--- flow/design.v ---
module video_sync_generator(reset,
                            vga_clk,
                            blank_n,
                            HS,
                            VS);
input reset;
input vga_clk;
output reg blank_n;
output reg HS;
output reg VS;
parameter hori_line  = 800;                           
parameter hori_back  = 144;
parameter hori_front = 16;
parameter vert_line  = 525;
parameter vert_back  = 34;
parameter vert_front = 11;
parameter H_sync_cycle = 96;
parameter V_sync_cycle = 2;
reg [10:0] h_cnt;
reg [9:0]  v_cnt;
wire cHD,cVD,cDEN,hori_valid,vert_valid;
always@(posedge vga_clk,posedge reset)
begin
  if (reset)
  begin
     h_cnt<=11'd0;
     v_cnt<=10'd0;
  end
    else
    begin
      if (h_cnt==hori_line-1)
      begin 
         h_cnt<=11'd0;
         if (v_cnt==vert_line-1)
            v_cnt<=10'd0;
         else
            v_cnt<=v_cnt+1;
      end
      else
         h_cnt<=h_cnt+1;
    end
end
assign cHD = (h_cnt<H_sync_cycle)?1'b0:1'b1;
assign cVD = (v_cnt<V_sync_cycle)?1'b0:1'b1;
assign hori_valid = (h_cnt<(hori_line-hori_front)&& h_cnt>=hori_back)?1'b1:1'b0;
assign vert_valid = (v_cnt<(vert_line-vert_front)&& v_cnt>=vert_back)?1'b1:1'b0;
assign cDEN = hori_valid && vert_valid;
always@(posedge vga_clk)
begin
  HS<=cHD;
  VS<=cVD;
  blank_n<=cDEN;
end
endmodule
module mem_saida_seq(
    input [18:0] endereco,
    output [23:0] data_out);
wire [9:0] px = endereco % 19'd640;
wire [8:0] py = endereco / 19'd640;
wire faixa = ((py / 9'd10) % 2'd2) == 1'b1;  
reg [2:0] pixel;
always @(*) begin
    if (px < 10'd120 || px >= 10'd520)
        pixel = 3'b011;                        
    else if (px < 10'd128 || px >= 10'd512)
        pixel = faixa ? 3'b100 : 3'b111;       
    else if (px == 10'd223 || px == 10'd319 || px == 10'd414)
        pixel = 3'b111;                        
    else
        pixel = 3'b000;                        
end
assign data_out[23:16] = {8{pixel[2]}};  
assign data_out[15:8]  = {8{pixel[1]}};  
assign data_out[7:0]   = {8{pixel[0]}};  
endmodule
module draw_dynamic_cars(
input clk,
    input [18:0] addr,         
    input [23:0] bgr_data_in,
    input [5:0] CAR_WIDTH,
    input [5:0] CAR_HEIGHT,
    input [10:0] SCREEN_WIDTH,
    input [9:0] SCREEN_HEIGHT,
    input [9:0] car_user_x,
    input [8:0] CAR_USER_Y,            
    input [9:0] car2_x,               
    input [9:0] car2_y,               
    input [9:0] car3_x,               
    input [9:0] car3_y,
    input SHOW_CARS,
    output reg [23:0] bgr_data_out           
);
    wire [9:0] pixel_x = addr % SCREEN_WIDTH;
    wire [8:0] pixel_y = addr / SCREEN_WIDTH;
    always @(posedge clk) begin
		if (SHOW_CARS) begin
        	if (pixel_x >= car_user_x && pixel_x < car_user_x + CAR_WIDTH &&
            	    pixel_y >= CAR_USER_Y && pixel_y < CAR_USER_Y + CAR_HEIGHT) begin
			if (pixel_y <= (CAR_USER_Y + 1) && ((pixel_x <= (car_user_x + 4) &&
			    pixel_x >= (car_user_x + 3)) || (pixel_x <= (car_user_x + 19) && pixel_x >= (car_user_x + 18))))
				bgr_data_out = 24'hFFFFFF;
			else if ((pixel_y <= CAR_USER_Y + 10) && (pixel_y >= CAR_USER_Y + 7) && 
				(pixel_x <= car_user_x + 17) && (pixel_x >= car_user_x + 5))
				bgr_data_out = 24'hFFFFFF;
			else if ((pixel_y <= CAR_USER_Y + 29) && (pixel_y >= CAR_USER_Y + 27) && 
				(pixel_x <= car_user_x + 16) && (pixel_x >= car_user_x + 6))
				bgr_data_out = 24'hFFFFFF;
			else if (pixel_x == car_user_x + 2 || pixel_x == car_user_x + 3 ||
				 pixel_x == car_user_x + 19 || pixel_x == car_user_x + 20) begin
				if ((pixel_x == car_user_x + 2 || pixel_x == car_user_x + 20) && ((pixel_y <= CAR_USER_Y + 23)&&
				(pixel_y >= CAR_USER_Y + 13)))
				bgr_data_out = 24'hFFFFFF;
				else if ((pixel_x == car_user_x + 3 || pixel_x == car_user_x + 19) && ((pixel_y <= CAR_USER_Y + 24)&&
				(pixel_y >= CAR_USER_Y + 12)))
				bgr_data_out = 24'hFFFFFF;
				else bgr_data_out = 24'h007BFF;
			end
			else if (((pixel_y <= CAR_USER_Y + 6) && (pixel_y >= CAR_USER_Y + 3)) || 
				((pixel_y <= CAR_USER_Y + 32) && (pixel_y >= CAR_USER_Y + 29))) begin
				if (pixel_x == car_user_x || pixel_x == (car_user_x + CAR_WIDTH - 1)) 
					bgr_data_out = 24'h555555;
				else bgr_data_out = 24'h007BFF;
			end
			else if (((pixel_y == CAR_USER_Y) || (pixel_y == (CAR_USER_Y + CAR_HEIGHT - 1))) &&
    			   ((pixel_x == car_user_x) || (pixel_x == (car_user_x + CAR_WIDTH - 1)))) begin
    				bgr_data_out = 24'h000000;
			end
			else bgr_data_out = 24'h007BFF;
        	end
		else if ((pixel_y == CAR_USER_Y + 8) && (pixel_x == (car_user_x - 1) || pixel_x == (car_user_x + CAR_WIDTH))) 
			bgr_data_out = 24'h007BFF;
        	else if (pixel_x >= car2_x && pixel_x < car2_x + CAR_WIDTH &&
                	pixel_y >= car2_y && pixel_y < car2_y + CAR_HEIGHT && car2_y > 0) begin
			begin
				if (pixel_y <= (car2_y + 1) && ((pixel_x <= (car2_x + 4) &&
			    	    pixel_x >= (car2_x + 3)) || (pixel_x <= (car2_x + 19) && pixel_x >= (car2_x + 18))))
					bgr_data_out = 24'hFFFFFF;
				else if ((pixel_y <= car2_y + 10) && (pixel_y >= car2_y + 7) && 
				        (pixel_x <= car2_x + 17) && (pixel_x >= car2_x + 5))
					bgr_data_out = 24'hFFFFFF;
				else if ((pixel_y <= car2_y + 29) && (pixel_y >= car2_y + 27) && 
				        (pixel_x <= car2_x + 16) && (pixel_x >= car2_x + 6))
					bgr_data_out = 24'hFFFFFF;
				else if (pixel_x == car2_x + 2 || pixel_x == car2_x + 3 ||
				 	pixel_x == car2_x + 19 || pixel_x == car2_x + 20) begin
					if ((pixel_x == car2_x + 2 || pixel_x == car2_x + 20) && ((pixel_y <= car2_y + 23)&&
				   	   (pixel_y >= car2_y + 13)))
						bgr_data_out = 24'hFFFFFF;
					else if ((pixel_x == car2_x + 3 || pixel_x == car2_x + 19) && ((pixel_y <= car2_y + 24)&&
				        	(pixel_y >= car2_y + 12)))
						bgr_data_out = 24'hFFFFFF;
					else bgr_data_out = 24'hFF4500;
				end
				else if (((pixel_y <= car2_y + 6) && (pixel_y >= car2_y + 3)) || 
					((pixel_y <= car2_y + 32) && (pixel_y >= car2_y + 29))) begin
					if (pixel_x == car2_x || pixel_x == (car2_x + CAR_WIDTH - 1)) 
						bgr_data_out = 24'h555555;
					else bgr_data_out = 24'hFF4500;
				end
				else if (((pixel_y == car2_y) || (pixel_y == (car2_y + CAR_HEIGHT - 1))) &&
    			   		((pixel_x == car2_x) || (pixel_x == (car2_x + CAR_WIDTH - 1)))) begin
    					bgr_data_out = 24'h000000;
				end
				else bgr_data_out = 24'hFF4500;
			end
        	end
		else if ((pixel_y == car2_y + 8) && (pixel_x == (car2_x - 1) || pixel_x == (car2_x + CAR_WIDTH))) 
			bgr_data_out = 24'hFF4500;
        	else if (pixel_x >= car3_x && pixel_x < car3_x + CAR_WIDTH &&
                	pixel_y >= car3_y && pixel_y < car3_y + CAR_HEIGHT) begin
			if (pixel_y <= (car3_y + 1) && ((pixel_x <= (car3_x + 4) &&
			   pixel_x >= (car3_x + 3)) || (pixel_x <= (car3_x + 19) && pixel_x >= (car3_x + 18))))
				bgr_data_out = 24'hFFFFFF;
			else if ((pixel_y <= car3_y + 10) && (pixel_y >= car3_y + 7) && 
				(pixel_x <= car3_x + 17) && (pixel_x >= car3_x + 5))
				bgr_data_out = 24'hFFFFFF;
			else if ((pixel_y <= car3_y + 29) && (pixel_y >= car3_y + 27) && 
				(pixel_x <= car3_x + 16) && (pixel_x >= car3_x + 6))
				bgr_data_out = 24'hFFFFFF;
			else if (pixel_x == car3_x + 2 || pixel_x == car3_x + 3 ||
				 pixel_x == car3_x + 19 || pixel_x == car3_x + 20) begin
				if ((pixel_x == car3_x + 2 || pixel_x == car3_x + 20) && ((pixel_y <= car3_y + 23)&&
				  (pixel_y >= car3_y + 13)))
					bgr_data_out = 24'hFFFFFF;
				else if ((pixel_x == car3_x + 3 || pixel_x == car3_x + 19) && ((pixel_y <= car3_y + 24)&&
				        (pixel_y >= car3_y + 12)))
					bgr_data_out = 24'hFFFFFF;
				else bgr_data_out = 24'hFF4500;
			end
			else if (((pixel_y <= car3_y + 6) && (pixel_y >= car3_y + 3)) || 
				((pixel_y <= car3_y + 32) && (pixel_y >= car3_y + 29))) begin
				if (pixel_x == car3_x || pixel_x == (car3_x + CAR_WIDTH - 1)) 
					bgr_data_out = 24'h555555;
				else bgr_data_out = 24'hFF4500;
			end
			else if (((pixel_y == car3_y) || (pixel_y == (car3_y + CAR_HEIGHT - 1))) &&
    			   	((pixel_x == car3_x) || (pixel_x == (car3_x + CAR_WIDTH - 1)))) begin
    				bgr_data_out = 24'h000000;
			end
			else bgr_data_out = 24'hFF4500;
        	end
		else if ((pixel_y == car3_y + 8) && (pixel_x == (car3_x - 1) || pixel_x == (car3_x + CAR_WIDTH))) 
			bgr_data_out = 24'hFF4500;
		else bgr_data_out = bgr_data_in;
		end
		else bgr_data_out = bgr_data_in;
    end
endmodule
module enduro_video(iRST_n,
                    iVGA_CLK,
                    show_cars,
                    car_user_x,
                    car2_x,
                    car2_y,
                    car3_x,
                    car3_y,
                    oBLANK_n,
                    oHS,
                    oVS,
                    b_data,
                    g_data,
                    r_data);
input iRST_n;
input iVGA_CLK;
input show_cars;
input [9:0] car_user_x;
input [9:0] car2_x;
input [9:0] car2_y;
input [9:0] car3_x;
input [9:0] car3_y;
output reg oBLANK_n;
output reg oHS;
output reg oVS;
output [7:0] b_data;
output [7:0] g_data;
output [7:0] r_data;
wire rst;
reg [18:0] ADDR;
wire [9:0] SCREEN_HEIGHT;
wire [10:0] SCREEN_WIDTH;
wire [5:0] CAR_WIDTH, CAR_HEIGHT;
wire [8:0] CAR_USER_Y;
wire [23:0] BGR_data_out;
assign SCREEN_HEIGHT = 10'd480;
assign SCREEN_WIDTH = 11'd640;
assign CAR_WIDTH = 6'd23;
assign CAR_HEIGHT = 6'd36;
assign CAR_USER_Y = SCREEN_HEIGHT - CAR_HEIGHT;
wire [23:0] bgr_data_raw;
wire cBLANK_n,cHS,cVS;
assign rst = ~iRST_n;
video_sync_generator LTM_ins (.vga_clk(iVGA_CLK),
                              .reset(rst),
                              .blank_n(cBLANK_n),
                              .HS(cHS),
                              .VS(cVS));
always@(posedge iVGA_CLK, negedge iRST_n)
begin
  if (!iRST_n)
     ADDR<=19'd0;
  else if (cHS==1'b0 && cVS==1'b0)
     ADDR<=19'd0;
  else if (cBLANK_n==1'b1)
     ADDR<=ADDR+1;
end
    draw_dynamic_cars draw_cars(
			.clk(iVGA_CLK),
        .addr(ADDR),
        .bgr_data_in(bgr_data_raw),
        .bgr_data_out(BGR_data_out),
			.SHOW_CARS(show_cars),
        .CAR_WIDTH(CAR_WIDTH),
        .CAR_HEIGHT(CAR_HEIGHT),
        .SCREEN_WIDTH(SCREEN_WIDTH),
        .SCREEN_HEIGHT(SCREEN_HEIGHT),
			.CAR_USER_Y(CAR_USER_Y),
        .car_user_x(car_user_x),
        .car2_x(car2_x),
        .car2_y(car2_y),
        .car3_x(car3_x),
        .car3_y(car3_y)
    );
mem_saida_seq memu0 (
    .endereco(ADDR),
	.data_out(bgr_data_raw)
);
assign b_data = BGR_data_out[7:0];
assign g_data = BGR_data_out[15:8];
assign r_data = BGR_data_out[23:16];
always@(posedge iVGA_CLK)
begin
  oHS<=cHS;
  oVS<=cVS;
  oBLANK_n<=cBLANK_n;
end
endmodule
--- flow/run.sh ---
#!/bin/bash
# the make line also repeats each setting of config.mk as NAME=value (left out here)
make -C /OpenROAD-flow-scripts/flow DESIGN_CONFIG=/design/flow/config.mk WORK_HOME=/design/flow/orfs CLKGATE_MAP_FILE= finish
--- flow/config.mk ---
export PLATFORM = sky130hd
export DESIGN_NAME = enduro_video
export DESIGN_NICKNAME = enduro_video
export VERILOG_FILES = /design/flow/design.v
export SDC_FILE = /design/flow/constraint.sdc
export NUM_CORES = 4
export LEC_CHECK = 0
export ABC_AREA = 1
export CAP_MARGIN = 0
export CORE_MARGIN = 2
export CORE_UTILIZATION = 71
export CTS_CLUSTER_DIAMETER = 334
export CTS_CLUSTER_SIZE = 72
export HOLD_SLACK_MARGIN = 0.3
export PLACE_DENSITY_LB_ADDON = 0.06
export SLEW_MARGIN = 20
--- flow/constraint.sdc ---
create_clock -name core_clock -period 8.08 [get_ports {iVGA_CLK}]
set_input_delay 1.6160 -clock core_clock [delete_from_list [all_inputs] [get_ports {iVGA_CLK}]]
set_output_delay 1.6160 -clock core_clock [all_outputs]
set_load 0.01 [all_outputs]
==> impl_metrics.py, run 1 <==
# Metrics from the implementation run
metrics = {
    "final_layout": {
        "area_growth_syn_to_layout_pct": 5.969,
        "postLayoutCellArea_um2": 25480,
        "fin_util_pct": 76.18,
        "fin_nets": 4325,
        "final_cells": 4188,
    },
    "clock_tree": {
        "h-tree-depth": 2,
        "numCtsBuffers": 5,
        "clk_latency_ns": 0.30,
        "cts_max_path_buffers": 2,
        "clockRootBuffer": "clkbuf_16",
        "clock-sinks": 53,
        "cts_hold_buffers": 0,
        "cts_tree": "done",
        "path_clk_slew_ns": 0.08,
    },
    "power_and_ir_drop": {
        "p_leak_nw": 13.47,
        "p_comb_mw": 0.844,
        "swShare_pct": 48.85,
        "p_sw_mw": 0.6685,
        "p_seq_share_pct": 19.5,
        "pg_seq_mw": 0.267,
        "pwr_density_cell_nw_per_um2": 53.71,
        "pwr-share-clk_pct": 18.8,
        "pg_clk_mw": 0.257,
        "maxPowerGroup": "combinational cells",
        "internal_power_mw": 0.6999,
        "vdd_drop_max_v": 0.00007116,
        "pwr-share-comb_pct": 61.7,
    },
    "worst_setup_path": {
        "slowest_delay_ns": 0.42,
        "ff2ff_path_depth": 59,
        "path_class": "flop to flop",
        "required_ns": 8.33,
        "cpMostUsedCell": "nand2_2",
        "r2r-end": "draw_cars.bgr_data_out[22]$_DFF_P_",
        "cp.depth": 59,
        "endpoint": "draw_cars.bgr_data_out[22]$_DFF_P_",
        "r2r_slack_ns": 0.57,
        "end_kind": "flop",
        "crit_arrival_ns": 7.76,
        "cp_slowest_cell": "dfrtp_1",
        "crit_family": "simple AND/OR/NAND/NOR gates",
        "critPathBufInv": 8,
        "r2r-start": "ADDR[16]$_DFFE_PN0P_",
        "path_max_fanout": 15,
        "critPathLaunch": "ADDR[16]$_DFFE_PN0P_",
        "critPathLaunchType": "flop",
    },
    "grt": {
        "grt_max_degree": 43,
        "grt_pass1_vias": 26530,
        "grt_pass1_wl_um": 132700,
        "antenna_found_initial": 1,
        "overflow": 0,
        "track_usage_pct": 45.57,
    },
    "synth": {
        "largest_area_cell": "ha_1",
        "ys_types": 71,
        "synthMuxAreaShare_pct": 0.1821,
        "top_cells_by_area": "ha_1 (28%), xor2_1 (12%), nand2_1 (11%)",
        "synth-seq-cells": 53,
        "synth_seq_share_pct": 5.245,
        "top_cell": "nand2_1",
        "avgSynthCellArea_um2": 6.493,
        "yosys_cells": 3703,
        "yosysChipArea_um2": 24040,
        "edf_count": 0,
        "top_area_share_pct": 27.79,
        "synthAoiAreaFrac_pct": 17.68,
        "common_cells": "nand2_1 (681), ha_1 (534), inv_1 (435)",
        "synth-simple-area-share_pct": 26.46,
        "synthXorXnorAreaFrac_pct": 13.33,
        "synthCells": 3703,
        "synth_adder_area_share_pct": 27.79,
        "synth_warnings": 4,
        "netlist_area_um2": 24040,
        "ff_type": "dfrtp_1",
        "synth_nets": 4290,
        "synthArstFlopShare_pct": 75.47,
        "synthTopLogicFamily": "adder cells",
    },
    "detailed_routing": {
        "dr.pass1.iters": 14,
        "vias": 27110,
        "first_iter_violations": 3159,
        "avgRoutedWirePerCell_um": 19.81,
        "ant_nets": 0,
        "drc": 0,
        "viasPerCell": 6.474,
        "drt-total-wl_um": 82970,
    },
    "floorplanning": {
        "die_area_um2": 35350,
        "pin_count": 80,
        "fp_util_pct": 71.88,
        "rows": 67,
        "die_w_um": 188.0,
        "core_um2": 33450,
        "die_h_um": 188.0,
    },
    "min_path": {
        "holdPathEnd": "oHS$_DFF_P_",
        "hold_class": "flop to flop",
        "whs_path_depth": 0,
        "min-delay-start": "LTM_ins.HS$_DFF_P_",
    },
    "sta": {
        "fmax_mhz": 133.1,
        "finalClockSkew_ns": 0.007513,
        "finalCritPeriodShare_pct": 92.97,
        "relSlewSlack_pct": 19.22,
        "slew_viol_final": 0,
        "setup_viol": 0,
        "finalHoldViolCount": 0,
        "min_period_ns": 7.512,
        "tns_ns": 0,
        "grt_setup_unrepaired": "false",
        "worstMarginPinSlew_ns": 1.202,
    },
    "placement": {
        "dpl-instance-area_um2": 25230,
        "dp_hpwl_um": 63870,
        "numPortBuffers": 79,
        "gp_congestion": 1.073,
        "dp_cells": 4177,
    },
    "flow_run": {
        "maxCapViolCount": 0,
        "log.warning_count": 117,
    },
    "run_status": {
        "run_status": "timing/DRC/antenna clean",
    },
}
[metal layers]
metal	track usage, %	wire, um
met1	54.95	31310
met4	30.44	6253
met3	7.786	9223
met2	74.34	36190
met5	0	0
[stage by stage]
stage,worst slack (ns),power (mW),hold WS [ns]
finish,0.5682,1.368,0.3649
global route,0.01052,1.461,0.3714
CTS,0.1937,1.341,0.3595
detailed placement,0.2373,1.083,0.3493
global placement,0.7321,1.048,0.3366
floorplan,1.520,0.8391,0.3314
[final cells by class]
class	count	area, um2
Multi-Input combinational cell	3081	20590
Antenna cell	1	2.502
Timing Repair Buffer	116	1074
Sequential cell	53	1262
Clock buffer	5	125.1
Tap cell	448	560.5
Fill cell	2685	7969
Clock inverter	3	50.05
Inverter	481	1818
[what timing repair did]
action,in CTS,in global routing
endpoints found under the hold margin,0,0
setup buffers,0,2
endpoints found under the setup margin,0,7
resized,0,15
==> inputs of run 2 (changes only) <==
ABC_AREA = unset   (was 1)
CAP_MARGIN = 5   (was 0)
CTS_CLUSTER_DIAMETER = unset   (was 334)
CTS_CLUSTER_SIZE = unset   (was 72)
HOLD_SLACK_MARGIN = unset   (was 0.3)
PLACE_DENSITY_LB_ADDON = unset   (was 0.06)
clock period = 7.06 ns   (was 8.08 ns; I/O delays follow)
==> run 2 against run 1 <==
  * Clock power up 5%
  * Critical path depth decreased by 27
  * Die size increased by 6.2%
  * Sequential share of layout area down 0.38 points
  * Count of clock-buffer cells in the layout unchanged
  * Critical endpoint unchanged
==> impl_metrics.py, run 2 <==
# Metrics from the implementation run
metrics = {
    "clock_tree": {
        "clockRootBuffer": "clkbuf_16",
        "numCtsBuffers": 5,
        "path_clk_slew_ns": 0.08,
        "clk_latency_ns": 0.31,
        "cts_hold_buffers": 0,
        "cts_max_path_buffers": 2,
        "h-tree-depth": 2,
        "cts_tree": "done",
        "clock-sinks": 53,
    },
    "synth": {
        "synth-seq-cells": 53,
        "netlist_area_um2": 25570,
        "avgSynthCellArea_um2": 7.453,
        "synth_nets": 4018,
        "synthTopLogicFamily": "adder cells",
        "synth_adder_area_share_pct": 26.17,
        "common_cells": "ha_1 (534), xnor2_1 (424), nor2_1 (303)",
        "top_cell": "ha_1",
        "edf_count": 0,
        "yosys_cells": 3431,
        "synthCells": 3431,
        "synth-simple-area-share_pct": 22.19,
        "ff_type": "dfrtp_1",
        "yosysChipArea_um2": 25570,
        "synthAoiAreaFrac_pct": 23.37,
        "synthArstFlopShare_pct": 75.47,
        "synth_warnings": 4,
        "ys_types": 119,
        "synthMuxAreaShare_pct": 0.6067,
        "top_area_share_pct": 26.13,
        "largest_area_cell": "ha_1",
        "top_cells_by_area": "ha_1 (26%), xnor2_1 (15%), nor2_1 (4.4%)",
        "synthXorXnorAreaFrac_pct": 17.33,
        "synth_seq_share_pct": 4.932,
    },
    "floorplanning": {
        "rows": 69,
        "core_um2": 35480,
        "die_w_um": 193.8,
        "fp_util_pct": 72.07,
        "pin_count": 80,
        "die_area_um2": 37550,
        "die_h_um": 193.8,
    },
    "placement": {
        "gp_congestion": 1.084,
        "dp_hpwl_um": 67820,
        "post-place-ws_ns": -0.1701,
        "dp_cells": 3942,
        "numPortBuffers": 79,
        "dpl-instance-area_um2": 27210,
    },
    "worst_setup_path": {
        "crit_family": "AND-OR/OR-AND gates",
        "cp.depth": 32,
        "r2r-start": "ADDR[17]$_DFFE_PN0P_",
        "cp_slowest_cell": "dfrtp_2",
        "path_max_fanout": 13,
        "crit_arrival_ns": 7.03,
        "critPathLaunchType": "flop",
        "endpoint": "draw_cars.bgr_data_out[22]$_DFF_P_",
        "critPathLaunch": "ADDR[17]$_DFFE_PN0P_",
        "end_kind": "flop",
        "cpMostUsedCell": "a21o_1",
        "required_ns": 7.25,
        "r2r_slack_ns": 0.22,
        "r2r-end": "draw_cars.bgr_data_out[22]$_DFF_P_",
        "path_class": "flop to flop",
        "critPathBufInv": 5,
        "ff2ff_path_depth": 32,
        "slowest_delay_ns": 0.52,
    },
    "power_and_ir_drop": {
        "maxPowerGroup": "combinational cells",
        "pwr-share-clk_pct": 17.0,
        "internal_power_mw": 0.8489,
        "pwr_density_cell_nw_per_um2": 57.15,
        "design_power_total_mw": 1.590,
        "pg_seq_mw": 0.306,
        "pg_clk_mw": 0.270,
        "pwr-share-comb_pct": 63.7,
        "p_sw_mw": 0.7410,
        "vdd_drop_max_v": 0.0001414,
        "p_seq_share_pct": 19.3,
        "swShare_pct": 46.61,
        "p_leak_nw": 12.88,
        "p_comb_mw": 1.01,
    },
    "sta": {
        "min_period_ns": 6.840,
        "relSlewSlack_pct": 22.08,
        "finalClockSkew_ns": 0.008302,
        "finalCritPeriodShare_pct": 96.88,
        "hold_ws_ns": 0.3619,
        "fmax_mhz": 146.2,
        "finalHoldViolCount": 0,
        "setup_viol": 0,
        "setup_ws_ns": 0.2203,
        "slew_viol_final": 0,
        "worstMarginPinSlew_ns": 1.154,
    },
    "detailed_routing": {
        "ant_nets": 0,
        "viasPerCell": 7.010,
        "drc": 0,
        "vias": 27850,
        "first_iter_violations": 3249,
        "avgRoutedWirePerCell_um": 22.70,
        "drt-total-wl_um": 90180,
        "dr.pass1.iters": 9,
    },
    "grt": {
        "grt_pass1_vias": 27180,
        "antenna_found_initial": 3,
        "overflow": 0,
        "track_usage_pct": 45.64,
        "grt_max_degree": 46,
        "grt_pass1_wl_um": 141700,
    },
    "flow_run": {
        "maxCapViolCount": 0,
        "log.warning_count": 119,
    },
    "final_layout": {
        "fin_nets": 4096,
        "postLayoutCellArea_um2": 27820,
        "nFillCells": 2563,
        "area_growth_syn_to_layout_pct": 8.797,
        "final_cells": 3973,
    },
    "min_path": {
        "whs_path_depth": 0,
        "holdPathEnd": "oVS$_DFF_P_",
        "min-delay-start": "LTM_ins.VS$_DFF_P_",
        "hold_class": "flop to flop",
    },
    "run_status": {
        "run_status": "timing/DRC/antenna clean",
    },
}
run 2: timing repair:
action,in CTS,in global routing
cloned,0,1
buffers inserted,0,20
gates resized,8,59
setup endpoints to repair,4,7
pin swaps,1,14
run 2: routing by layer:
layer  GRT usage [%]  part of all wire (%)
met5               0                0.0078
met3           9.080                    12
met2           73.62                    44
met4           27.03                   6.6
met1           56.29                    37
run 2: cell type report:
type                            count  area [um2]  share of cell area [%]
Multi-Input combinational cell   3050       23230                   83.49
Timing Repair Buffer              235        1966                   7.065
Sequential cell                    53        1274                   4.578
Inverter                          164       618.1                   2.222
Tap cell                          461       576.8                   2.073
Clock buffer                        5       125.1                  0.4497
Clock inverter                      3       28.78                  0.1034
Antenna cell                        2       5.005                 0.01799
run 2: metrics by stage:
| step | util, % | setup TNS [ns] |
|---|---|---|
| floorplan | - | 0 |
| CTS | 77.17 | 0 |
| detailed placement | 76.68 | -0.5424 |
| global placement | 76.68 | 0 |
| global route | 78.40 | -0.05687 |
| finish | 78.41 | 0 |
==> inputs of run 3 (changes only) <==
CAP_MARGIN = 20   (was 5)
CELL_PAD_IN_SITES_DETAIL_PLACEMENT = 0   (was unset)
CELL_PAD_IN_SITES_GLOBAL_PLACEMENT = 1   (was unset)
CORE_MARGIN = 6   (was 2)
CORE_UTILIZATION = 50   (was 71)
CTS_CLUSTER_DIAMETER = 264   (was unset)
GPL_TIMING_DRIVEN = 1   (was unset)
MAX_ROUTING_LAYER = met5   (was unset)
PLACE_DENSITY = 0.65   (was unset)
SETUP_SLACK_MARGIN = 2.03   (was unset)
clock period = 11.8 ns   (was 7.06 ns; I/O delays follow)
==> run 3 against run 2 <==
  * Worst setup slack gained 3.0 ns
  * First-iteration DRC count is 27% lower
  * Wire length increased by 3.4%
  * Fmax is 21% lower
  * Combinational power is 41% lower
  * Final area is 3.1% lower
  * Sequential power fell by about 40%
==> impl_metrics.py, run 3 <==
# Metrics from the implementation run
metrics = {
    "worst_setup_path": {
        "cp_slowest_cell": "o21ai_2",
        "path_max_fanout": 30,
        "critPathLaunchType": "flop",
        "endpoint": "draw_cars.bgr_data_out[22]$_DFF_P_",
        "r2r_slack_ns": 3.17,
        "crit_arrival_ns": 8.82,
        "slowest_delay_ns": 0.89,
        "r2r-end": "draw_cars.bgr_data_out[22]$_DFF_P_",
        "critPathLaunch": "ADDR[18]$_DFFE_PN0P_",
        "cp.depth": 29,
        "cpMostUsedCell": "o21ai_0",
        "critPathBufInv": 3,
        "crit_family": "AND-OR/OR-AND gates",
        "r2r-start": "ADDR[18]$_DFFE_PN0P_",
        "required_ns": 11.99,
        "end_kind": "flop",
        "ff2ff_path_depth": 29,
        "path_class": "flop to flop",
    },
    "min_path": {
        "min-delay-start": "LTM_ins.VS$_DFF_P_",
        "holdPathEnd": "oVS$_DFF_P_",
        "hold_class": "flop to flop",
        "whs_path_depth": 0,
    },
    "power_and_ir_drop": {
        "maxPowerGroup": "combinational cells",
        "pg_seq_mw": 0.184,
        "pwr_density_cell_nw_per_um2": 34.77,
        "swShare_pct": 47.02,
        "p_sw_mw": 0.4408,
        "internal_power_mw": 0.4965,
        "design_power_total_mw": 0.9373,
        "p_comb_mw": 0.592,
        "vdd_drop_max_v": 0.00004837,
        "pg_clk_mw": 0.161,
        "pwr-share-clk_pct": 17.2,
        "pwr-share-comb_pct": 63.2,
        "p_seq_share_pct": 19.6,
        "p_leak_nw": 12.26,
    },
    "detailed_routing": {
        "drt-total-wl_um": 93240,
        "first_iter_violations": 2357,
        "dr.pass1.iters": 6,
        "drc": 0,
        "ant_nets": 0,
        "diodes": 0,
        "viasPerCell": 6.352,
        "vias": 25870,
        "avgRoutedWirePerCell_um": 22.89,
    },
    "synth": {
        "synthMuxAreaShare_pct": 0.6067,
        "ys_types": 119,
        "synth_adder_area_share_pct": 26.17,
        "synthTopLogicFamily": "adder cells",
        "synthCells": 3431,
        "synthAoiAreaFrac_pct": 23.37,
        "common_cells": "ha_1 (534), xnor2_1 (424), nor2_1 (303)",
        "edf_count": 0,
        "largest_area_cell": "ha_1",
        "synthXorXnorAreaFrac_pct": 17.33,
        "ff_type": "dfrtp_1",
        "synth_seq_share_pct": 4.932,
        "top_area_share_pct": 26.13,
        "netlist_area_um2": 25570,
        "synth_warnings": 4,
        "synth-simple-area-share_pct": 22.19,
        "synth-seq-cells": 53,
        "yosys_cells": 3431,
        "avgSynthCellArea_um2": 7.453,
        "synthArstFlopShare_pct": 75.47,
        "synth_nets": 4018,
        "top_cell": "ha_1",
        "yosysChipArea_um2": 25570,
        "top_cells_by_area": "ha_1 (26%), xnor2_1 (15%), nor2_1 (4.4%)",
    },
    "floorplanning": {
        "rows": 82,
        "die_area_um2": 56720,
        "pin_count": 80,
        "die_w_um": 238.2,
        "die_h_um": 238.2,
        "fp_util_pct": 50.87,
        "core_um2": 50270,
    },
    "final_layout": {
        "fin_util_pct": 53.63,
        "area_growth_syn_to_layout_pct": 5.426,
        "nFillCells": 4923,
        "final_cells": 4073,
        "fin_nets": 3987,
        "postLayoutCellArea_um2": 26960,
    },
    "clock_tree": {
        "cts_tree": "done",
        "cts-resized-gates": 0,
        "numCtsBuffers": 5,
        "cts_hold_buffers": 0,
        "path_clk_slew_ns": 0.09,
        "cts_setup_buffers": 0,
        "clock-sinks": 53,
        "h-tree-depth": 2,
        "cts_max_path_buffers": 2,
        "clk_latency_ns": 0.31,
        "clockRootBuffer": "clkbuf_16",
    },
    "sta": {
        "hold_ws_ns": 0.3563,
        "finalCritPeriodShare_pct": 73.13,
        "relSlewSlack_pct": 14.86,
        "min_period_ns": 8.629,
        "grt_setup_unrepaired": "false",
        "fmax_mhz": 115.9,
        "slew_viol_final": 0,
        "worstMarginPinSlew_ns": 1.267,
        "tns_ns": 0,
        "finalClockSkew_ns": 0.01072,
        "setup_ws_ns": 3.171,
        "setup_viol": 0,
        "finalHoldViolCount": 0,
    },
    "grt": {
        "antenna_found_initial": 2,
        "grtUsageMet3_pct": 2.979,
        "overflow": 0,
        "use_met1_pct": 42.38,
        "grt_pass1_vias": 24930,
        "grt_max_degree": 48,
        "grt.busiest_layer": "met2",
        "met2_usage_pct": 51.49,
        "grt_pass1_wl_um": 143700,
        "track_usage_pct": 31.05,
    },
    "placement": {
        "numPortBuffers": 79,
        "dpl-instance-area_um2": 26810,
        "dp_cells": 4065,
        "gp_congestion": 0.9599,
        "post-place-ws_ns": 3.376,
        "dp_hpwl_um": 70380,
    },
    "flow_run": {
        "log.warning_count": 119,
        "maxCapViolCount": 0,
    },
    "run_status": {
        "run_status": "timing/DRC/antenna clean",
    },
}
==> run 3: layout make-up <==
class / count / area [um2] / share of cell area (%)
multi-input combinational: 3049 / 22940 / 85.10
sequential: 53 / 1266 / 4.697
timing repair buffer: 127 / 1146 / 4.251
tap: 672 / 840.8 / 3.119
inverter: 164 / 618.1 / 2.293
clock buffer: 5 / 125.1 / 0.4641
clock inverter: 3 / 21.27 / 0.07890
==> run 3: routing by layer <==
metal | routed length (um) | vias up
met2 | 42190 | 1055
li1 | - | 12290
met3 | 6172 | 208
met4 | 3445 | 2
met1 | 41420 | 12320
met5 | 13 | -
==> inputs of run 4 (changes only) <==
ABC_AREA = 1   (was unset)
CAP_MARGIN = 30   (was 20)
CELL_PAD_IN_SITES_DETAIL_PLACEMENT = unset   (was 0)
CELL_PAD_IN_SITES_GLOBAL_PLACEMENT = unset   (was 1)
CORE_MARGIN = 2   (was 6)
CORE_UTILIZATION = 70   (was 50)
CTS_CLUSTER_DIAMETER = 220   (was 264)
CTS_CLUSTER_SIZE = 51   (was unset)
GPL_ROUTABILITY_DRIVEN = 0   (was unset)
GPL_TIMING_DRIVEN = unset   (was 1)
HOLD_SLACK_MARGIN = 0.08   (was unset)
MAX_ROUTING_LAYER = unset   (was met5)
PLACE_DENSITY = 0.35   (was 0.65)
SETUP_SLACK_MARGIN = unset   (was 2.03)
clock period = 6.38 ns   (was 11.8 ns; I/O delays follow)
==> run 4 against run 3 <==
  * Now fails the layout checks on setup timing
  * Synthesized cell count up 7.9%
  * Flip-flop count unchanged
  * Wire length up 1.3%
  * Critical path depth is 29 higher
  * First-iteration DRC count up 90%
  * Final area grew 3.2%
  * Worst hold slack got worse by 0.0041 ns
  * Clock skew grew 0.0030 ns
  * Sequential power is 84% higher
  * Largest power group unchanged
==> impl_metrics.py, run 4 <==
# Metrics from the implementation run
metrics = {
    "run_status": {
        "run_status": "failed layout checks",
        "so_faults": "setup timing",
    },
    "worst_setup_path": {
        "slowest_delay_ns": 0.44,
        "end_kind": "flop",
        "critPathBufInv": 10,
        "cp_slowest_cell": "dfrtp_1",
        "crit_family": "simple AND/OR/NAND/NOR gates",
        "critPathLaunchType": "flop",
        "r2r-start": "ADDR[16]$_DFFE_PN0P_",
        "r2r_slack_ns": -1.40,
        "ff2ff_path_depth": 58,
        "endpoint": "draw_cars.bgr_data_out[10]$_DFF_P_",
        "path_class": "flop to flop",
        "crit_arrival_ns": 8.04,
        "path_max_fanout": 7,
        "cpMostUsedCell": "nand2_4",
        "cp.depth": 58,
        "critPathLaunch": "ADDR[16]$_DFFE_PN0P_",
        "required_ns": 6.64,
        "r2r-end": "draw_cars.bgr_data_out[10]$_DFF_P_",
    },
    "sta": {
        "finalHoldViolCount": 0,
        "min_period_ns": 7.780,
        "tns_ns": -9.213,
        "setup_ws_ns": -1.400,
        "finalCritPeriodShare_pct": 121.9,
        "slew_viol_final": 0,
        "setup_viol": 7,
        "fmax_mhz": 128.5,
        "finalClockSkew_ns": 0.01371,
        "relSlewSlack_pct": 35.70,
        "grt_setup_unrepaired": "true",
        "worstMarginPinSlew_ns": 0.9644,
        "hold_ws_ns": 0.3523,
    },
    "power_and_ir_drop": {
        "p_comb_mw": 1.14,
        "pwr-share-comb_pct": 64.2,
        "pg_seq_mw": 0.338,
        "p_sw_mw": 0.8986,
        "internal_power_mw": 0.8823,
        "vdd_drop_max_v": 0.0001257,
        "pwr-share-clk_pct": 16.8,
        "swShare_pct": 50.46,
        "pwr_density_cell_nw_per_um2": 63.98,
        "maxPowerGroup": "combinational cells",
        "p_leak_nw": 14.64,
        "pg_clk_mw": 0.300,
        "p_seq_share_pct": 19.0,
    },
    "flow_run": {
        "log.warning_count": 120,
        "maxCapViolCount": 0,
    },
    "detailed_routing": {
        "first_iter_violations": 4488,
        "viasPerCell": 6.768,
        "avgRoutedWirePerCell_um": 21.71,
        "drc": 0,
        "vias": 29440,
        "drt-total-wl_um": 94460,
        "dr.pass1.iters": 17,
        "ant_nets": 0,
    },
    "min_path": {
        "whs_path_depth": 0,
        "hold_class": "flop to flop",
        "min-delay-start": "LTM_ins.HS$_DFF_P_",
        "holdPathEnd": "oHS$_DFF_P_",
    },
    "floorplanning": {
        "rows": 67,
        "core_um2": 33700,
        "die_w_um": 189.3,
        "die_h_um": 189.3,
        "pin_count": 80,
        "die_area_um2": 35850,
        "fp_util_pct": 71.35,
    },
    "placement": {
        "dp_cells": 4304,
        "post-place-ws_ns": -0.4659,
        "dpl-instance-area_um2": 26210,
        "numPortBuffers": 79,
        "dp_hpwl_um": 65080,
    },
    "grt": {
        "track_usage_pct": 46.80,
        "antenna_found_initial": 2,
        "grt_pass1_wl_um": 137600,
        "grt_pass1_vias": 27840,
        "overflow": 0,
        "grt_max_degree": 41,
    },
    "synth": {
        "synthMuxAreaShare_pct": 0.1821,
        "synth-simple-area-share_pct": 26.46,
        "top_cells_by_area": "ha_1 (28%), xor2_1 (12%), nand2_1 (11%)",
        "synth_adder_area_share_pct": 27.79,
        "synthArstFlopShare_pct": 75.47,
        "synth_nets": 4290,
        "edf_count": 0,
        "synthTopLogicFamily": "adder cells",
        "largest_area_cell": "ha_1",
        "synth-seq-cells": 53,
        "netlist_area_um2": 24040,
        "yosys_cells": 3703,
        "synthCells": 3703,
        "ys_types": 71,
        "synthAoiAreaFrac_pct": 17.68,
        "common_cells": "nand2_1 (681), ha_1 (534), inv_1 (435)",
        "ff_type": "dfrtp_1",
        "synth_seq_share_pct": 5.245,
        "yosysChipArea_um2": 24040,
        "top_area_share_pct": 27.79,
        "synth_warnings": 4,
        "synthXorXnorAreaFrac_pct": 13.33,
        "top_cell": "nand2_1",
        "avgSynthCellArea_um2": 6.493,
    },
    "clock_tree": {
        "clock-sinks": 53,
        "path_clk_slew_ns": 0.08,
        "h-tree-depth": 2,
        "cts_hold_buffers": 0,
        "numCtsBuffers": 5,
        "clockRootBuffer": "clkbuf_16",
        "cts_tree": "done",
        "cts_max_path_buffers": 2,
        "clk_latency_ns": 0.31,
    },
    "final_layout": {
        "fin_nets": 4487,
        "final_cells": 4350,
        "regArea_um2": 1265,
        "logic_area_um2": 21630,
        "postLayoutCellArea_um2": 27830,
        "area_growth_syn_to_layout_pct": 15.76,
        "nFillCells": 2349,
    },
}
[run 4: timing repair]
action / CTS / global route
pin swaps: 49 / 99
buffers inserted: 20 / 17
gates resized: 86 / 172
gates cloned: 2 / 0
endpoints found under the setup margin: 7 / 7
[run 4: per-layer routing]
layer	track usage, %	routed length, um	vias up
met5	0	42	-
met4	31.40	8970	4
met3	10.82	13560	952
met2	76.09	39270	2540
met1	54.92	32620	13100
li1	-	-	12850
[run 4: per-stage QoR]
stage          utilization [%]  power [mW]
2_1_floorplan                -       1.063
3_3_place_gp             77.77       1.344
3_5_place_dp             77.78       1.390
4_1_cts                  79.71       1.681
5_1_grt                  82.59       1.883
6_report                 82.59       1.781
[run 4: area by class of cell]
cell class | instances | share of cell area [%]
antenna | 1 | 0.008990
clock buffer | 6 | 0.4630
clock inverter | 2 | 0.04945
inverter | 481 | 6.684
multi-input combinational | 3082 | 77.72
sequential | 53 | 4.545
tap | 448 | 2.014
timing repair buffer | 276 | 8.505
timing repair inverter | 1 | 0.01349
==> inputs of run 5 (changes only) <==
ABC_AREA = 0   (was 1)
CAP_MARGIN = 20   (was 30)
CORE_UTILIZATION = 72   (was 70)
CTS_CLUSTER_DIAMETER = 103   (was 220)
CTS_CLUSTER_SIZE = 37   (was 51)
GPL_ROUTABILITY_DRIVEN = unset   (was 0)
HOLD_SLACK_MARGIN = unset   (was 0.08)
PLACE_DENSITY = 0.37   (was 0.35)
SETUP_SLACK_MARGIN = 2.17   (was unset)
clock period = 7.62 ns   (was 6.38 ns; I/O delays follow)
==> run 5 against run 4 <==
  * Now clean on timing, DRC and antenna
  * Critical path type unchanged
  * Wire length grew 1.5%
  * Combinational power fell by about 20%
  * Register-to-register slack improved by 2.2 ns
  * Die size rose by 3.3%
  * Worst hold slack improved by 0.0030 ns
  * Flip-flop count unchanged
  * Worst setup slack improved by 2.2 ns
  * Sequential share of layout area fell by 0.18 points
  * Utilization grew 0.24 points
  * Final area up 5.1%
  * Via count shrank 1.2%
==> impl_metrics.py, run 5 <==
# Metrics from the implementation run
metrics = {
    "run_status": {
        "run_status": "timing/DRC/antenna clean",
    },
    "min_path": {
        "holdPathEnd": "oHS$_DFF_P_",
        "min-delay-start": "LTM_ins.HS$_DFF_P_",
        "whs_path_depth": 0,
        "hold_class": "flop to flop",
    },
    "detailed_routing": {
        "ant_nets": 0,
        "drt-total-wl_um": 95860,
        "viasPerCell": 7.168,
        "drc": 0,
        "avgRoutedWirePerCell_um": 23.61,
        "dr.pass1.iters": 12,
        "vias": 29100,
        "first_iter_violations": 3794,
    },
    "synth": {
        "synth-seq-cells": 53,
        "ff_type": "dfrtp_1",
        "top_cell": "ha_1",
        "synthAoiAreaFrac_pct": 23.37,
        "synthCells": 3431,
        "synthArstFlopShare_pct": 75.47,
        "largest_area_cell": "ha_1",
        "avgSynthCellArea_um2": 7.453,
        "synthMuxAreaShare_pct": 0.6067,
        "synthTopLogicFamily": "adder cells",
        "edf_count": 0,
        "synth_warnings": 4,
        "top_area_share_pct": 26.13,
        "synth_nets": 4018,
        "ys_types": 119,
        "synthXorXnorAreaFrac_pct": 17.33,
        "synth-simple-area-share_pct": 22.19,
        "top_cells_by_area": "ha_1 (26%), xnor2_1 (15%), nor2_1 (4.4%)",
        "synth_adder_area_share_pct": 26.17,
        "common_cells": "ha_1 (534), xnor2_1 (424), nor2_1 (303)",
        "yosysChipArea_um2": 25570,
        "netlist_area_um2": 25570,
        "yosys_cells": 3431,
        "synth_seq_share_pct": 4.932,
    },
    "sta": {
        "worstMarginPinSlew_ns": 1.225,
        "finalClockSkew_ns": 0.01862,
        "finalHoldViolCount": 0,
        "grt_setup_unrepaired": "true",
        "setup_viol": 0,
        "finalCritPeriodShare_pct": 89.94,
        "fmax_mhz": 145.9,
        "relSlewSlack_pct": 17.72,
        "slew_viol_final": 0,
        "setup_ws_ns": 0.7668,
        "tns_ns": 0,
        "min_period_ns": 6.853,
    },
    "clock_tree": {
        "cts_hold_buffers": 0,
        "numCtsBuffers": 5,
        "cts_tree": "done",
        "clock-sinks": 53,
        "clk_latency_ns": 0.32,
        "clockRootBuffer": "clkbuf_16",
        "h-tree-depth": 2,
        "cts_max_path_buffers": 2,
        "path_clk_slew_ns": 0.09,
    },
    "worst_setup_path": {
        "end_kind": "flop",
        "crit_arrival_ns": 7.03,
        "critPathBufInv": 8,
        "r2r_slack_ns": 0.77,
        "path_max_fanout": 15,
        "cp_slowest_cell": "or4_4",
        "critPathLaunch": "ADDR[17]$_DFFE_PN0P_",
        "path_class": "flop to flop",
        "ff2ff_path_depth": 31,
        "required_ns": 7.80,
        "slowest_delay_ns": 0.49,
        "r2r-end": "draw_cars.bgr_data_out[21]$_DFF_P_",
        "r2r-start": "ADDR[17]$_DFFE_PN0P_",
        "critPathLaunchType": "flop",
        "crit_family": "AND-OR/OR-AND gates",
        "endpoint": "draw_cars.bgr_data_out[21]$_DFF_P_",
        "cp.depth": 31,
    },
    "power_and_ir_drop": {
        "swShare_pct": 47.15,
        "p_sw_mw": 0.7060,
        "pg_clk_mw": 0.252,
        "p_leak_nw": 13.46,
        "p_seq_share_pct": 19.0,
        "pwr_density_cell_nw_per_um2": 51.19,
        "pwr-share-clk_pct": 16.8,
        "pg_seq_mw": 0.284,
        "maxPowerGroup": "combinational cells",
        "vdd_drop_max_v": 0.00008861,
        "pwr-share-comb_pct": 64.2,
        "p_comb_mw": 0.961,
        "internal_power_mw": 0.7914,
    },
    "grt": {
        "grt_max_degree": 48,
        "antenna_found_initial": 4,
        "grt_pass1_vias": 28120,
        "grt_pass1_wl_um": 147100,
        "overflow": 0,
        "track_usage_pct": 49.53,
    },
    "placement": {
        "dp_hpwl_um": 67930,
        "post-place-ws_ns": 0.4060,
        "numPortBuffers": 79,
        "dpl-instance-area_um2": 27040,
        "gp_congestion": 1.067,
    },
    "floorplanning": {
        "die_h_um": 192.5,
        "fp_util_pct": 72.42,
        "die_w_um": 192.5,
        "pin_count": 80,
        "core_um2": 35310,
        "rows": 69,
        "die_area_um2": 37040,
    },
    "final_layout": {
        "area_growth_syn_to_layout_pct": 14.38,
        "fin_nets": 4182,
        "postLayoutCellArea_um2": 29250,
    },
    "flow_run": {
        "log.warning_count": 122,
        "maxCapViolCount": 0,
    },
}
## run 5: final cells by class
| cell class | count | area, um2 |
|---|---|---|
| antenna | 3 | 7.507 |
| clock buffer | 5 | 125.1 |
| clock inverter | 3 | 26.28 |
| fill | 2215 | 6061 |
| inverter | 164 | 631.9 |
| multi-input combinational | 3050 | 23900 |
| sequential | 53 | 1276 |
| tap | 461 | 576.8 |
| timing repair buffer | 321 | 2705 |
## run 5: through the flow
| stage | util (%) | power [mW] | cells | hold slack (ns) |
|---|---|---|---|---|
| after floorplan | - | 0.9329 | 3431 | 0.3290 |
| after global routing | 82.82 | 1.578 | 4058 | 0.3715 |
| final | 82.84 | 1.497 | 4060 | 0.3553 |
| after detailed placement | 76.58 | 1.192 | 3902 | 0.3439 |
| after global placement | 76.58 | 1.151 | 3902 | 0.3392 |
| after CTS | 80.96 | 1.449 | 4021 | 0.3580 |
## run 5: what timing repair did
item / CTS / global route
setup buffers: 110 / 35
resized: 124 / 68
setup endpoints to repair: 7 / 7
gates cloned: 1 / 1
pin swaps: 45 / 48
## run 5: metal layers
metal / part of all wire, % / vias to the layer above / track usage (%)
met3: 13 / 797 / 13.31
met1: 36 / 13310 / 58.92
met4: 8.1 / 6 / 34.12
met5: 0.035 / - / 0
met2: 43 / 2300 / 77.56
li1: - / 12690 / -
==> inputs of run 6 (changes only) <==
ABC_AREA = unset   (was 0)
CORE_ASPECT_RATIO = 0.69   (was unset)
CTS_CLUSTER_DIAMETER = 396   (was 103)
CTS_CLUSTER_SIZE = 99   (was 37)
PLACE_DENSITY = 0.42   (was 0.37)
SETUP_SLACK_MARGIN = 0.28   (was 2.17)
TNS_END_PERCENT = 10   (was unset)
clock period = 5.01 ns   (was 7.62 ns; I/O delays follow)
==> run 6 against run 5 <==
  * The run now fails in global routing
  * Synthesized cell count did not move
  * Die size about the same
  * Synthesized area stayed put
==> impl_metrics.py, run 6 <==
# Flow results
metrics = {
    "floorplanning": {
        "core_um2": 35090,
        "pin_count": 80,
        "die_h_um": 160.5,
        "rows": 57,
        "fp_util_pct": 72.88,
        "die_w_um": 230.9,
        "die_area_um2": 37070,
    },
    "synth": {
        "synth_warnings": 4,
        "synthArstFlopShare_pct": 75.47,
        "synth-simple-area-share_pct": 22.19,
        "ff_type": "dfrtp_1",
        "synth_adder_area_share_pct": 26.17,
        "top_area_share_pct": 26.13,
        "common_cells": "ha_1 (534), xnor2_1 (424), nor2_1 (303)",
        "synth_nets": 4018,
        "edf_count": 0,
        "yosys_cells": 3431,
        "synthCells": 3431,
        "top_cells_by_area": "ha_1 (26%), xnor2_1 (15%), nor2_1 (4.4%)",
        "netlist_area_um2": 25570,
        "synthMuxAreaShare_pct": 0.6067,
        "avgSynthCellArea_um2": 7.453,
        "synth-seq-cells": 53,
        "top_cell": "ha_1",
        "synthXorXnorAreaFrac_pct": 17.33,
        "yosysChipArea_um2": 25570,
        "synth_seq_share_pct": 4.932,
        "synthTopLogicFamily": "adder cells",
        "largest_area_cell": "ha_1",
        "synthAoiAreaFrac_pct": 23.37,
        "ys_types": 119,
    },
    "grt": {
        "overflow": 86,
        "track_usage_pct": 79.24,
    },
    "placement": {
        "dpl-instance-area_um2": 31560,
        "numPortBuffers": 79,
        "gp_congestion": 1.153,
        "post-place-ws_ns": -1.670,
        "dp_hpwl_um": 83380,
    },
    "clock_tree": {
        "clock-sinks": 53,
        "h-tree-depth": 2,
        "numCtsBuffers": 5,
        "cts_max_path_buffers": 2,
        "clockRootBuffer": "clkbuf_16",
        "cts_hold_buffers": 0,
    },
    "run_status": {
        "stop_stage": "global routing",
        "firstError": "[ERROR GRT-0232] Routing congestion too high. Check the congestion heatmap in the GUI.",
        "run_status": "did not finish",
    },
}
[run 6: stage by stage]
step | hold WS, ns | std cells
after floorplan | 0.3290 | 3431
after global placement | 0.3357 | 4503
after detailed placement | 0.3449 | 4503
after CTS | 0.3589 | 4543
[run 6: layer usage]
| metal | GRT overflow | track usage, % |
|---|---|---|
| met1 | 3 | 80.61 |
| met2 | 39 | 93.30 |
| met3 | 3 | 68.77 |
| met4 | 41 | 69.06 |
| met5 | 0 | 50.52 |
[run 6: repair_timing]
action	in CTS
setup endpoints to repair	7
resized	77
gates cloned	0
pin swaps	51
setup buffers	32
==> inputs of run 7 (changes only) <==
CAP_MARGIN = 35   (was 20)
CELL_PAD_IN_SITES_DETAIL_PLACEMENT = 2   (was unset)
CORE_ASPECT_RATIO = unset   (was 0.69)
CORE_UTILIZATION = 49   (was 72)
CTS_CLUSTER_DIAMETER = 220   (was 396)
CTS_CLUSTER_SIZE = 70   (was 99)
GPL_ROUTABILITY_DRIVEN = 1   (was unset)
HOLD_SLACK_MARGIN = -0.04   (was unset)
MIN_ROUTING_LAYER = met2   (was unset)
PLACE_DENSITY = unset   (was 0.42)
PLACE_DENSITY_LB_ADDON = 0.17   (was unset)
SETUP_SLACK_MARGIN = unset   (was 0.28)
TNS_END_PERCENT = 75   (was 10)
clock period = 6.8 ns   (was 5.01 ns; I/O delays follow)
==> run 7 against run 6 <==
  * The flow stops in detailed placement
  * Die size increased by 46%
  * Synthesized cell count unchanged
  * Synthesized area unchanged
==> impl_metrics.py, run 7 <==
# Flow results
metrics = {
    "run_status": {
        "run_status": "did not finish",
        "firstError": "[ERROR DPL-0033] detailed placement checks failed during check placement.",
        "stop_stage": "detailed placement",
    },
    "floorplanning": {
        "die_area_um2": 54030,
        "pin_count": 80,
        "die_h_um": 232.4,
        "fp_util_pct": 49.75,
        "core_um2": 51410,
        "rows": 83,
        "die_w_um": 232.4,
    },
    "synth": {
        "synth_adder_area_share_pct": 26.17,
        "edf_count": 0,
        "synthMuxAreaShare_pct": 0.6067,
        "largest_area_cell": "ha_1",
        "ff_type": "dfrtp_1",
        "netlist_area_um2": 25570,
        "top_cell": "ha_1",
        "top_cells_by_area": "ha_1 (26%), xnor2_1 (15%), nor2_1 (4.4%)",
        "synth_warnings": 4,
        "avgSynthCellArea_um2": 7.453,
        "synthAoiAreaFrac_pct": 23.37,
        "synth_nets": 4018,
        "synthTopLogicFamily": "adder cells",
        "synthXorXnorAreaFrac_pct": 17.33,
        "ys_types": 119,
        "synth_seq_share_pct": 4.932,
        "synthCells": 3431,
        "yosys_cells": 3431,
        "synthArstFlopShare_pct": 75.47,
        "synth-seq-cells": 53,
        "yosysChipArea_um2": 25570,
        "top_area_share_pct": 26.13,
        "common_cells": "ha_1 (534), xnor2_1 (424), nor2_1 (303)",
        "synth-simple-area-share_pct": 22.19,
    },
    "placement": {
        "numPortBuffers": 79,
        "gp_congestion": 1.192,
    },
}
## run 7: per-stage QoR
step / std cells / setup slack, ns / power, mW / hold WS (ns)
2_1_floorplan: 3431 / 0.3571 / 1.043 / 0.3290
3_3_place_gp: 4255 / -0.1237 / 1.352 / 0.3360
==> inputs of run 8 (changes only) <==
ABC_AREA = 1   (was unset)
CAP_MARGIN = 40   (was 35)
CELL_PAD_IN_SITES_DETAIL_PLACEMENT = unset   (was 2)
CORE_ASPECT_RATIO = 0.5   (was unset)
CORE_UTILIZATION = 72   (was 49)
CTS_CLUSTER_DIAMETER = 400   (was 220)
CTS_CLUSTER_SIZE = 99   (was 70)
GPL_ROUTABILITY_DRIVEN = unset   (was 1)
HOLD_SLACK_MARGIN = unset   (was -0.04)
MIN_ROUTING_LAYER = unset   (was met2)
PLACE_DENSITY = 0.42   (was unset)
PLACE_DENSITY_LB_ADDON = unset   (was 0.17)
SETUP_SLACK_MARGIN = 2.01   (was unset)
TNS_END_PERCENT = 5   (was 75)
clock period = 8.21 ns   (was 6.8 ns; I/O delays follow)
==> run 8 against run 7 <==
  * Now clean on timing, DRC and antenna
  * Synthesized cell count is 7.9% higher
  * Synthesized area is 6.0% lower
  * Die size is 35% lower
==> impl_metrics.py, run 8 <==
# Metrics from the implementation run
metrics = {
    "run_status": {
        "run_status": "timing/DRC/antenna clean",
    },
    "synth": {
        "common_cells": "nand2_1 (681), ha_1 (534), inv_1 (435)",
        "yosys_cells": 3703,
        "ys_types": 71,
        "netlist_area_um2": 24040,
        "synth_seq_share_pct": 5.245,
        "synth_warnings": 4,
        "top_cell": "nand2_1",
        "synth_nets": 4290,
        "top_cells_by_area": "ha_1 (28%), xor2_1 (12%), nand2_1 (11%)",
        "synthXorXnorAreaFrac_pct": 13.33,
        "synth-seq-cells": 53,
        "synthCells": 3703,
        "synth_adder_area_share_pct": 27.79,
        "synth-simple-area-share_pct": 26.46,
        "ff_type": "dfrtp_1",
        "largest_area_cell": "ha_1",
        "edf_count": 0,
        "avgSynthCellArea_um2": 6.493,
        "synthAoiAreaFrac_pct": 17.68,
        "yosysChipArea_um2": 24040,
        "synthArstFlopShare_pct": 75.47,
        "synthTopLogicFamily": "adder cells",
        "top_area_share_pct": 27.79,
        "synthMuxAreaShare_pct": 0.1821,
    },
    "worst_setup_path": {
        "critPathBufInv": 7,
        "crit_family": "simple AND/OR/NAND/NOR gates",
        "cp.depth": 53,
        "path_class": "flop to flop",
        "r2r-end": "draw_cars.bgr_data_out[12]$_DFF_P_",
        "cp_slowest_cell": "nor3_2",
        "critPathLaunchType": "flop",
        "required_ns": 8.43,
        "end_kind": "flop",
        "path_max_fanout": 17,
        "ff2ff_path_depth": 53,
        "critPathLaunch": "ADDR[18]$_DFFE_PN0P_",
        "r2r_slack_ns": 0.41,
        "cpMostUsedCell": "nand2_4",
        "r2r-start": "ADDR[18]$_DFFE_PN0P_",
        "endpoint": "draw_cars.bgr_data_out[12]$_DFF_P_",
        "slowest_delay_ns": 0.47,
        "crit_arrival_ns": 8.02,
    },
    "grt": {
        "track_usage_pct": 48.23,
        "overflow": 0,
        "antenna_found_initial": 5,
        "grt_max_degree": 40,
        "grt_pass1_vias": 26330,
        "grt_pass1_wl_um": 137200,
    },
    "flow_run": {
        "log.warning_count": 121,
        "maxCapViolCount": 0,
    },
    "detailed_routing": {
        "avgRoutedWirePerCell_um": 22.39,
        "vias": 28910,
        "ant_nets": 0,
        "drt-total-wl_um": 94650,
        "first_iter_violations": 5326,
        "viasPerCell": 6.837,
        "dr.pass1.iters": 12,
        "drc": 0,
    },
    "sta": {
        "finalClockSkew_ns": 0.01185,
        "slew_viol_final": 0,
        "relSlewSlack_pct": 39.71,
        "min_period_ns": 7.799,
        "tns_ns": 0,
        "hold_ws_ns": 0.3758,
        "setup_viol": 0,
        "worstMarginPinSlew_ns": 0.9043,
        "grt_setup_unrepaired": "true",
        "fmax_mhz": 128.2,
        "finalCritPeriodShare_pct": 94.99,
        "finalHoldViolCount": 0,
    },
    "power_and_ir_drop": {
        "pwr-share-clk_pct": 18.3,
        "vdd_drop_max_v": 0.00009347,
        "p_comb_mw": 0.861,
        "maxPowerGroup": "combinational cells",
        "pg_seq_mw": 0.263,
        "internal_power_mw": 0.6653,
        "p_seq_share_pct": 19.1,
        "swShare_pct": 51.64,
        "pwr_density_cell_nw_per_um2": 51.85,
        "p_leak_nw": 14.05,
        "pwr-share-comb_pct": 62.6,
        "p_sw_mw": 0.7104,
        "pg_clk_mw": 0.252,
    },
    "placement": {
        "gp_congestion": 1.073,
        "dp_hpwl_um": 63740,
        "numPortBuffers": 79,
    },
    "clock_tree": {
        "clockRootBuffer": "clkbuf_16",
        "h-tree-depth": 2,
        "clk_latency_ns": 0.32,
        "numCtsBuffers": 5,
        "cts_tree": "done",
        "path_clk_slew_ns": 0.10,
        "cts_max_path_buffers": 2,
        "cts_hold_buffers": 0,
        "clock-sinks": 53,
    },
    "floorplanning": {
        "pin_count": 80,
        "die_w_um": 262.4,
        "fp_util_pct": 72.88,
        "die_h_um": 133.2,
        "core_um2": 32990,
        "rows": 47,
        "die_area_um2": 34960,
    },
    "min_path": {
        "min-delay-start": "LTM_ins.VS$_DFF_P_",
        "holdPathEnd": "oVS$_DFF_P_",
        "whs_path_depth": 0,
        "hold_class": "flop to flop",
    },
    "final_layout": {
        "area_growth_syn_to_layout_pct": 10.35,
        "fin_nets": 4371,
    },
}
run 8: stage by stage:
| stage | setup slack [ns] | cell area [um2] | util [%] | total power, mW | instances |
|---|---|---|---|---|---|
| after floorplan | 2.029 | 24150 | - | 0.8263 | 3703 |
| after global placement | 0.9374 | 25270 | 76.58 | 1.036 | 4164 |
| after detailed placement | 0.4894 | 25300 | 76.68 | 1.064 | 4166 |
| after CTS | 1.647 | 26060 | 79.00 | 1.298 | 4211 |
| after global routing | 0.3245 | 26530 | 80.41 | 1.447 | 4226 |
| final | 0.4113 | 26530 | 80.43 | 1.376 | 4228 |
run 8: area by class of cell:
type	count	area (um2)
sequential	53	1269
multi-input combinational	3083	21250
clock inverter	3	33.78
antenna	2	5.005
clock buffer	5	125.1
inverter	481	1877
fill	2388	6457
tap	441	551.8
timing repair buffer	158	1411
timing repair inverter	2	15.01
run 8: layer usage:
metal | routed length (um) | share of wire, % | vias to the layer above | GRT usage, %
met5 | 99 | 0.10 | - | 0
met4 | 6732 | 7.1 | 8 | 19.16
met3 | 15470 | 16 | 792 | 14.21
met2 | 37470 | 40 | 2569 | 75.46
met1 | 34880 | 37 | 12920 | 62.51
li1 | - | - | 12620 | -
run 8: timing repair:
action,4_1_cts,5_1_grt
hold endpoints to repair,0,0
pin swaps,33,53
cloned,4,0
setup endpoints to repair,7,7
gates resized,71,91
buffers inserted,33,14
==> inputs of run 9 (changes only) <==
ABC_AREA = unset   (was 1)
CAP_MARGIN = 20   (was 40)
CTS_CLUSTER_DIAMETER = 396   (was 400)
SETUP_SLACK_MARGIN = 2.14   (was 2.01)
TNS_END_PERCENT = unset   (was 5)
clock period = 7.18 ns   (was 8.21 ns; I/O delays follow)
==> run 9 against run 8 <==
  * Worst setup slack improved by 0.10 ns
  * Non-clock buffer count rose by 125
  * Power rose by 20%
  * Sequential power rose by 14%
  * Largest cell class unchanged
==> impl_metrics.py, run 9 <==
# Metrics from the implementation run
metrics = {
    "synth": {
        "synth_seq_share_pct": 4.932,
        "avgSynthCellArea_um2": 7.453,
        "synthMuxAreaShare_pct": 0.6067,
        "synth-simple-area-share_pct": 22.19,
        "synth_adder_area_share_pct": 26.17,
        "common_cells": "ha_1 (534), xnor2_1 (424), nor2_1 (303)",
        "ff_type": "dfrtp_1",
        "synthArstFlopShare_pct": 75.47,
        "ys_types": 119,
        "edf_count": 0,
        "synth_warnings": 4,
        "top_cells_by_area": "ha_1 (26%), xnor2_1 (15%), nor2_1 (4.4%)",
        "top_area_share_pct": 26.13,
        "synth-seq-cells": 53,
        "yosys_cells": 3431,
        "yosysChipArea_um2": 25570,
        "netlist_area_um2": 25570,
        "largest_area_cell": "ha_1",
        "synth_nets": 4018,
        "synthAoiAreaFrac_pct": 23.37,
        "top_cell": "ha_1",
        "synthTopLogicFamily": "adder cells",
        "synthXorXnorAreaFrac_pct": 17.33,
        "synthCells": 3431,
    },
    "detailed_routing": {
        "dr.pass1.iters": 8,
        "ant_nets": 0,
        "viasPerCell": 7.225,
        "first_iter_violations": 4597,
        "drt-total-wl_um": 95870,
        "drc": 0,
        "vias": 29140,
        "avgRoutedWirePerCell_um": 23.77,
    },
    "power_and_ir_drop": {
        "vdd_drop_max_v": 0.0001063,
        "pg_clk_mw": 0.305,
        "swShare_pct": 46.40,
        "design_power_total_mw": 1.648,
        "p_comb_mw": 1.04,
        "maxPowerGroup": "combinational cells",
        "pwr-share-comb_pct": 63.2,
        "pg_seq_mw": 0.301,
        "p_seq_share_pct": 18.3,
        "p_sw_mw": 0.7646,
        "pwr-share-clk_pct": 18.5,
        "pwr_density_cell_nw_per_um2": 56.72,
        "p_leak_nw": 13.29,
        "internal_power_mw": 0.8832,
    },
    "floorplanning": {
        "core_um2": 34710,
        "rows": 48,
        "die_h_um": 137.3,
        "fp_util_pct": 73.67,
        "die_area_um2": 37130,
        "die_w_um": 270.5,
        "pin_count": 80,
    },
    "worst_setup_path": {
        "crit_arrival_ns": 6.91,
        "path_class": "flop to flop",
        "r2r-end": "draw_cars.bgr_data_out[12]$_DFF_P_",
        "required_ns": 7.42,
        "cp_slowest_cell": "dfrtp_2",
        "path_max_fanout": 7,
        "end_kind": "flop",
        "crit_family": "AND-OR/OR-AND gates",
        "endpoint": "draw_cars.bgr_data_out[12]$_DFF_P_",
        "slowest_delay_ns": 0.46,
        "critPathBufInv": 6,
        "r2r-start": "ADDR[17]$_DFFE_PN0P_",
        "critPathLaunch": "ADDR[17]$_DFFE_PN0P_",
        "ff2ff_path_depth": 33,
        "r2r_slack_ns": 0.51,
        "cpMostUsedCell": "a21o_1",
        "cp.depth": 33,
        "critPathLaunchType": "flop",
    },
    "grt": {
        "grt_pass1_wl_um": 144300,
        "antenna_found_initial": 1,
        "track_usage_pct": 48.03,
        "grt_pass1_vias": 27120,
        "overflow": 0,
        "grt_max_degree": 41,
    },
    "min_path": {
        "whs_path_depth": 0,
        "min-delay-start": "LTM_ins.VS$_DFF_P_",
        "holdPathEnd": "oVS$_DFF_P_",
        "hold_class": "flop to flop",
    },
    "clock_tree": {
        "clockRootBuffer": "clkbuf_16",
        "path_clk_slew_ns": 0.09,
        "clk_latency_ns": 0.31,
        "h-tree-depth": 2,
        "clock-sinks": 53,
        "cts_max_path_buffers": 2,
        "cts_hold_buffers": 0,
        "numCtsBuffers": 5,
        "cts_tree": "done",
    },
    "sta": {
        "tns_ns": 0,
        "finalCritPeriodShare_pct": 92.88,
        "finalClockSkew_ns": 0.01277,
        "setup_ws_ns": 0.5114,
        "slew_viol_final": 0,
        "setup_viol": 0,
        "relSlewSlack_pct": 23.01,
        "worstMarginPinSlew_ns": 1.145,
        "grt_setup_unrepaired": "true",
        "hold_ws_ns": 0.3613,
        "finalHoldViolCount": 0,
        "min_period_ns": 6.669,
        "fmax_mhz": 150.0,
    },
    "final_layout": {
        "postLayoutCellArea_um2": 29050,
        "nFillCells": 2226,
        "regArea_um2": 1272,
        "area_growth_syn_to_layout_pct": 13.61,
        "final_cells": 4033,
        "fin_util_pct": 83.69,
        "fin_nets": 4143,
        "logic_area_um2": 23870,
    },
    "run_status": {
        "run_status": "timing/DRC/antenna clean",
    },
    "placement": {
        "dp_hpwl_um": 67110,
        "dp_cells": 3936,
        "gp_congestion": 1.054,
        "numPortBuffers": 79,
        "dpl-instance-area_um2": 27250,
        "post-place-ws_ns": 0.2375,
    },
    "flow_run": {
        "maxCapViolCount": 0,
        "log.warning_count": 122,
    },
}
## run 9: final cells by class
| class | instances | area share (%) |
|---|---|---|
| repair buffers | 283 | 8.678 |
| well taps | 475 | 2.046 |
| clock buffers | 5 | 0.4307 |
| multi-input cells | 3049 | 82.15 |
| clock inverters | 3 | 0.1507 |
| diodes | 1 | 0.008614 |
| flip-flops and latches | 53 | 4.380 |
| inverters | 164 | 2.158 |
## run 9: repair_timing
item,CTS,global route
gates cloned,2,0
hold endpoints to repair,0,0
setup buffers,59,27
gates resized,106,88
pin swaps,55,72
endpoints found under the setup margin,7,7
## run 9: routing by layer
layer	share of wire [%]	track usage [%]
met3	16	16.12
met4	5.3	22.53
met1	38	61.11
met2	41	73.50
met5	0.0094	0
No activity file was given, so power comes from the tool's default toggle rates.
